==> job 4022: inputs <==
// unified_computing_system
module unified_computing_system (
    input      [15:0] d_a,           
    input      [15:0] d_b,           
    input      [1:0]  op_code,       
    input             clk,
    input             rstn,
    input             en_a,           
    input             en_b,           
    input             en_result,      
    input             cin,            
    input             bin,            
    output reg [31:0] result,         
    output reg [15:0] remainder,      
    output reg        cout,           
    output reg        bout,           
    output reg        overflow_flag,  
    output reg        error_flag      
);
clock: 25.2 ns
lec_check: 0
cap_margin: 20
cell_pad_in_sites_global_placement: 0
core_margin: 2
core_utilization: 72
gpl_routability_driven: 0
place_density_lb_addon: 0.2
setup_slack_margin: 3.57
slew_margin: 20
tns_end_percent: 5
run.sh (not shown) runs the stock make flow with config.mk's settings and CLKGATE_MAP_FILE=.
==> inputs of job 1222, as changes to job 4022 <==
Settings changed: CTS_CLUSTER_SIZE set to 81, PLACE_DENSITY_LB_ADDON 0.2 to 0.01, SETUP_SLACK_MARGIN 3.57 to unset.
==> inputs of job 5236, as changes to job 4022 <==
Settings changed: CELL_PAD_IN_SITES_GLOBAL_PLACEMENT 0 to unset, CORE_UTILIZATION 72 to 12, GPL_ROUTABILITY_DRIVEN 0 to unset, PLACE_DENSITY_LB_ADDON 0.2 to unset, SETUP_SLACK_MARGIN 3.57 to unset, TNS_END_PERCENT 5 to unset.
==> flow/constraint.sdc (replaced) <==
create_clock -name core_clock -period 33.5 [get_ports {clk}]
set_input_delay 6.7000 -clock core_clock [delete_from_list [all_inputs] [get_ports {clk}]]
set_output_delay 6.7000 -clock core_clock [all_outputs]
set_load 0.01 [all_outputs]
==> notes <==
Job 5236 produced a clean layout. Job 4022 ended with an error in global routing (5_1_grt). Job 1222 produced a layout that fails on capacitance limit, slew limit, setup timing.
Against job 5236, the hold slack of job 1222 is higher by 0.027 ns.
Against job 5236, the via count of job 1222 is higher by 24%.
Against job 1222, the first-iteration DRC count of job 5236 is smaller by about 70%.
Between job 1222 and job 5236, the lower sequential share of layout area is in job 1222 (gap 0.14 points).
Non-clock buffer count: job 1222 is higher than job 5236 (181).
Against job 1222, the setup slack of job 5236 is higher by 5.9 ns.
In die area, job 1222 and job 4022 do not differ.
In job 5236 the final cell count is larger than in job 1222, by about 50%.
Against job 1222, the clock-buffer cell count of job 5236 is higher by 1.
==> figures <==
                                                                                 job 5236                                     job 1222                   job 4022
Outcome                                                                    finished clean                   complete, but fails checks  aborted with a tool error
Last stage reached                                                                      -                                            -   global routing (5_1_grt)
Violated checks                                                                         -  capacitance limit, slew limit, setup timing                          -
Topmost layer with routed signal wires                                               met4                                         met5                          -
Hold Path Origin                                                             remainder[1]                                remainder[15]                          -
Total number of multi-input combinational cells                                      2060                                         2061                          -
Arrival time worst endpoint                                                      31.55 ns                                     29.13 ns                          -
Maximum clock frequency                                                         31.98 MHz                                    34.61 MHz                          -
Headroom to the max-slew limit                                                     40.92%                                      -28.84%                          -
NonClk Buf Share                                                                   5.380%                                       11.00%                          -
Number of cells on the worst hold path                                                  2                                            2                          -
Drt drc                                                                                 0                                            0                          -
Final net count                                                                      3157                                         3339                          -
Endpoint class of the critical path                                             flip-flop                                    flip-flop                          -
Violation count after the first detailed-route iteration                             1436                                         5128                          -
Slowest cell on the critical path                                 sky130_fd_sc_hd__nor2_1                     sky130_fd_sc_hd__a32oi_2                          -
End point of the worst hold path                                             remainder[1]                                remainder[15]                          -
Die extent in y                                                                  415.3 um                                     171.9 um                   171.9 um
Layout sequential cell count                                                           84                                           84                          -
Top class by area                                         multi-input combinational cells              multi-input combinational cells                          -

---

==> inputs of trial 4 <==
==> flow/design.v <==
module subtractor_16bits(
    input [15:0] a,
    input [15:0] b,
    input bin,
    output [15:0] diff,
    output bout
);
    assign {bout, diff} = a - b - bin;
endmodule
module adder_16bits(
    input [15:0] a,
    input [15:0] b,
    input cin,
    output [15:0] sum,
    output cout
);
    assign {cout, sum} = a + b + cin;
endmodule
module multiplier_16bits(
    input [15:0] a,
    input [15:0] b,
    output [31:0] product
);
    assign product = a * b;
endmodule
module divider_16bits(
    input [15:0] dividend,
    input [15:0] divisor,
    output [15:0] quotient,
    output [15:0] remainder
);
    assign quotient = dividend / divisor;
    assign remainder = dividend % divisor;
endmodule
module dff_16bit (
    input      [15:0] d,
    input             clk,
    input             rstn,
    input             en,
    output reg [15:0] q
);
    always @(posedge clk) begin
        if (!rstn)
            q <= 16'b0;
        else if (en)
            q <= d;
    end
endmodule
module unified_computing_system (
    input      [15:0] d_a,           
    input      [15:0] d_b,           
    input      [1:0]  op_code,       
    input             clk,
    input             rstn,
    input             en_a,           
    input             en_b,           
    input             en_result,      
    input             cin,            
    input             bin,            
    output reg [31:0] result,         
    output reg [15:0] remainder,      
    output reg        cout,           
    output reg        bout,           
    output reg        overflow_flag,  
    output reg        error_flag      
);
    wire [15:0] q_a;            
    wire [15:0] q_b;            
    wire [15:0] sum_result;
    wire        sum_cout;
    wire [15:0] diff_result;
    wire        diff_bout;
    wire [31:0] product_result;
    wire [15:0] quotient_result;
    wire [15:0] remainder_result;
    reg [31:0] temp_result;
    reg [15:0] temp_remainder;
    reg        temp_cout;
    reg        temp_bout;
    reg        temp_overflow;
    reg        temp_error;
    dff_16bit register_a_inst (
        .d   (d_a),
        .clk (clk),
        .rstn(rstn),
        .en  (en_a),
        .q   (q_a)
    );
    dff_16bit register_b_inst (
        .d   (d_b),
        .clk (clk),
        .rstn(rstn),
        .en  (en_b),
        .q   (q_b)
    );
    adder_16bits adder_inst (
        .a   (q_a),
        .b   (q_b),
        .cin (cin),
        .sum (sum_result),
        .cout(sum_cout)
    );
    subtractor_16bits subtractor_inst (
        .a    (q_a),
        .b    (q_b),
        .bin  (bin),
        .diff (diff_result),
        .bout (diff_bout)
    );
    multiplier_16bits multiplier_inst (
        .a      (q_a),
        .b      (q_b),
        .product(product_result)
    );
    divider_16bits divider_inst (
        .dividend (q_a),
        .divisor  (q_b),
        .quotient (quotient_result),
        .remainder(remainder_result)
    );
    always @(*) begin
        temp_result = 32'b0;
        temp_remainder = 16'b0;
        temp_cout = 1'b0;
        temp_bout = 1'b0;
        temp_overflow = 1'b0;
        temp_error = 1'b0;
        case(op_code)
            2'b00: begin  
                temp_result = {16'b0, sum_result};
                temp_cout = sum_cout;
                if ((q_a[15] == q_b[15]) && (sum_result[15] != q_a[15])) begin
                    temp_overflow = 1'b1;
                end
            end
            2'b01: begin  
                temp_result = {16'b0, diff_result};
                temp_bout = diff_bout;
                if ((q_a[15] != q_b[15]) && (diff_result[15] != q_a[15])) begin
                    temp_overflow = 1'b1;
                end
            end
            2'b10: begin  
                temp_result = product_result;
                if (product_result[31:16] != 16'b0 && 
                    product_result[31:16] != 16'hFFFF) begin
                    temp_overflow = 1'b1;
                end
            end
            2'b11: begin  
                if (q_b == 16'b0) begin  
                    temp_result = 32'b0;
                    temp_error = 1'b1;
                end else begin
                    temp_result = {16'b0, quotient_result};  
                    temp_remainder = remainder_result;
                end
            end
            default: begin
            end
        endcase
    end
    always @(posedge clk) begin
        if (!rstn) begin
            result <= 32'b0;
            remainder <= 16'b0;
            cout <= 1'b0;
            bout <= 1'b0;
            overflow_flag <= 1'b0;
            error_flag <= 1'b0;
        end
        else if (en_result) begin
            result <= temp_result;
            remainder <= temp_remainder;
            cout <= temp_cout;
            bout <= temp_bout;
            overflow_flag <= temp_overflow;
            error_flag <= temp_error;
        end
    end
endmodule
==> flow/run.sh <==
#!/bin/bash
# the make line also repeats each setting of config.mk as NAME=value (left out here)
make -C /OpenROAD-flow-scripts/flow DESIGN_CONFIG=/design/flow/config.mk WORK_HOME=/design/flow/orfs CLKGATE_MAP_FILE= finish
==> flow/config.mk <==
export PLATFORM = sky130hd
export DESIGN_NAME = unified_computing_system
export DESIGN_NICKNAME = unified_computing_system
export VERILOG_FILES = /design/flow/design.v
export SDC_FILE = /design/flow/constraint.sdc
export NUM_CORES = 4
export LEC_CHECK = 0
export CAP_MARGIN = 5
export CELL_PAD_IN_SITES_DETAIL_PLACEMENT = 1
export CELL_PAD_IN_SITES_GLOBAL_PLACEMENT = 2
export CORE_MARGIN = 2
export CORE_UTILIZATION = 25
export GPL_ROUTABILITY_DRIVEN = 1
export HOLD_SLACK_MARGIN = 0.27
export MAX_ROUTING_LAYER = met5
export MIN_ROUTING_LAYER = met2
export PLACE_DENSITY = 0.81
export SETUP_SLACK_MARGIN = 4.0
export SLEW_MARGIN = 40
==> flow/constraint.sdc <==
create_clock -name core_clock -period 20.9 [get_ports {clk}]
set_input_delay 4.1800 -clock core_clock [delete_from_list [all_inputs] [get_ports {clk}]]
set_output_delay 4.1800 -clock core_clock [all_outputs]
set_load 0.01 [all_outputs]
==> trial 40 (differences from trial 4) <==
- CAP_MARGIN: 5 -> 20
- CELL_PAD_IN_SITES_DETAIL_PLACEMENT: 1 -> not set
- CELL_PAD_IN_SITES_GLOBAL_PLACEMENT: 2 -> 0
- CORE_UTILIZATION: 25 -> 56
- GPL_ROUTABILITY_DRIVEN: 1 -> 0
- HOLD_SLACK_MARGIN: 0.27 -> not set
- MAX_ROUTING_LAYER: met5 -> not set
- MIN_ROUTING_LAYER: met2 -> not set
- SETUP_SLACK_MARGIN: 4.0 -> 3.71
- SLEW_MARGIN: 40 -> 20
==> flow/constraint.sdc (replaced) <==
create_clock -name core_clock -period 22.8 [get_ports {clk}]
set_input_delay 4.5600 -clock core_clock [delete_from_list [all_inputs] [get_ports {clk}]]
set_output_delay 4.5600 -clock core_clock [all_outputs]
set_load 0.01 [all_outputs]
==> build 80 (differences from trial 4) <==
- CAP_MARGIN: 5 -> 20
- CELL_PAD_IN_SITES_DETAIL_PLACEMENT: 1 -> not set
- CELL_PAD_IN_SITES_GLOBAL_PLACEMENT: 2 -> not set
- CORE_UTILIZATION: 25 -> 66
- GPL_ROUTABILITY_DRIVEN: 1 -> not set
- HOLD_SLACK_MARGIN: 0.27 -> not set
- MAX_ROUTING_LAYER: met5 -> not set
- MIN_ROUTING_LAYER: met2 -> not set
- PLACE_DENSITY: 0.81 -> not set
- SETUP_SLACK_MARGIN: 4.0 -> not set
- SLEW_MARGIN: 40 -> 20
==> flow/constraint.sdc (replaced) <==
create_clock -name core_clock -period 14.1 [get_ports {clk}]
set_input_delay 2.8200 -clock core_clock [delete_from_list [all_inputs] [get_ports {clk}]]
set_output_delay 2.8200 -clock core_clock [all_outputs]
set_load 0.01 [all_outputs]
==> trial 33 (differences from trial 4) <==
- CAP_MARGIN: 5 -> 40
- CELL_PAD_IN_SITES_DETAIL_PLACEMENT: 1 -> not set
- CELL_PAD_IN_SITES_GLOBAL_PLACEMENT: 2 -> not set
- CORE_UTILIZATION: 25 -> 72
- CTS_CLUSTER_DIAMETER: not set -> 203
- CTS_CLUSTER_SIZE: not set -> 34
- GPL_ROUTABILITY_DRIVEN: 1 -> not set
- HOLD_SLACK_MARGIN: 0.27 -> not set
- MAX_ROUTING_LAYER: met5 -> not set
- MIN_ROUTING_LAYER: met2 -> not set
- PLACE_DENSITY: 0.81 -> 0.38
- SETUP_SLACK_MARGIN: 4.0 -> 3.33
- SLEW_MARGIN: 40 -> 20
==> flow/constraint.sdc (replaced) <==
create_clock -name core_clock -period 14.1 [get_ports {clk}]
set_input_delay 2.8200 -clock core_clock [delete_from_list [all_inputs] [get_ports {clk}]]
set_output_delay 2.8200 -clock core_clock [all_outputs]
set_load 0.01 [all_outputs]
==> results <==
| metric | build 80 | trial 33 | trial 4 | trial 40 |
|---|---|---|---|---|
| Result of the run | complete, but fails checks | did not finish | complete, but fails checks | complete, but fails checks |
| Last stage reached | - | 5_1_grt | - | - |
| Layout check failures | max-capacitance violations, max-slew violations, negative setup slack | - | negative setup slack | negative setup slack |
| Global placement routability congestion | 1.05 | 1.09 | 0.994 | - |
| Combinational share of cell area | 66.3% | - | 63.7% | 66.7% |
| Placeable core area | 30400 um^2 | 27800 um^2 | 80400 um^2 | 35700 um^2 |
| Via density | 7.28 | - | 6.97 | 6.85 |
| Relative slew slack | -36.4% | - | 34.4% | 17.4% |
| Arr. time, crit path | 31.03 ns | - | 26.12 ns | 27.38 ns |
| Detailed placer's ending HPWL | 61100 um | 64500 um | 69600 um | 57900 um |
| Hold_ws | 0.496 ns | - | 0.469 ns | 0.496 ns |
| Critical path fanouts, max | 7 | - | 8 | 9 |
| Worst reg-to-reg path cell count | 124 | - | 127 | 129 |
| Net count, final | 3708 | - | 3757 | 3687 |
| Reg2reg setup slack | -16.66 ns | - | -4.94 ns | -4.30 ns |
| Post-route met1 wirelength | 31600 um | - | 0 um | 29600 um |
| Non-Clock Inverter Count | 327 | - | 327 | 327 |
| Final count of hold timing violations | 0 | - | 0 | 0 |
| Combinational gate area | 18400 um^2 | - | 18500 um^2 | 18400 um^2 |
| Reg-to-reg startpoint | register_b_inst.q[13]$_SDFFE_PN0P_ | - | register_b_inst.q[15]$_SDFFE_PN0P_ | register_b_inst.q[15]$_SDFFE_PN0P_ |
| Reported max-cap violation count | 2 | - | 0 | 0 |
| Flip-flop and latch count | 84 | - | 84 | 84 |
| Ant diodes | 18 | - | 25 | 1 |
| CTS tree | yes | - | yes | yes |
| Pre-CTS setup slack | -11.59 ns | -11.65 ns | -5.06 ns | -2.63 ns |
| Register cell area after layout | 1680 um^2 | - | 1690 um^2 | 1690 um^2 |
| Core Util at FP | 66.7% | 73.1% | 25.2% | 56.9% |

---

==> job 9885: inputs <==
Starts from the design.v that is shown in full above.
clock: 26.0 ns
lec_check: 0
abc_area: 1
cap_margin: 0
core_margin: 2
core_utilization: 60
gpl_routability_driven: 0
hold_slack_margin: 0.02
setup_slack_margin: 5.0
slew_margin: 5
tns_end_percent: 95
==> job 4798: changes against job 9885 <==
==> flow/config.mk (replaced) <==
export PLATFORM = sky130hd
export DESIGN_NAME = unified_computing_system
export DESIGN_NICKNAME = unified_computing_system
export VERILOG_FILES = /design/flow/design.v
export SDC_FILE = /design/flow/constraint.sdc
export NUM_CORES = 4
export LEC_CHECK = 0
export ABC_AREA = 1
export CAP_MARGIN = 20
export CORE_MARGIN = 2
export CORE_UTILIZATION = 40
export MAX_ROUTING_LAYER = met4
export PLACE_DENSITY_LB_ADDON = 0.17
export SLEW_MARGIN = 20
==> qor summary <==
Run status: job 4798 finished clean; job 9885 finished clean
Pre-Place Util: job 4798 40.6%; job 9885 60.5%
Total Wirelength: job 4798 74700 µm; job 9885 78300 µm
Crit path max fanout: job 4798 7; job 9885 19
Start point of the worst hold path: job 4798 result[18]; job 9885 error_flag
Finished Layout Cells: job 4798 3920; job 9885 3826
Cell total after placement: job 4798 3847; job 9885 3582
Total routed wire length on the met1 layer: job 4798 32800 µm; job 9885 28200 µm
Tapcells inserted: job 4798 688; job 9885 461
Antenna violations before repair: job 4798 1; job 9885 0
Vias in the first global route: job 4798 20304; job 9885 21699
Highest attainable clock frequency: job 4798 0.0406 GHz; job 9885 0.0400 GHz
WHS: job 4798 0.469 ns; job 9885 0.467 ns
Filler cells: job 4798 5374; job 9885 2556
Comb_multi_in: job 4798 2255; job 9885 2257
Die outline width: job 4798 235 µm; job 9885 193 µm
Vias after detailed routing: job 4798 20500; job 9885 22656
Relative area change from synthesis to final layout: job 4798 17.4%; job 9885 26.9%
Critical path depth in cells: job 4798 214; job 9885 217
Setup skew after layout: job 4798 0.0122 ns; job 9885 0.0161 ns
Buffer and inverter count on the worst path: job 4798 24; job 9885 25
Total antenna diodes in the routed design: job 4798 1; job 9885 0
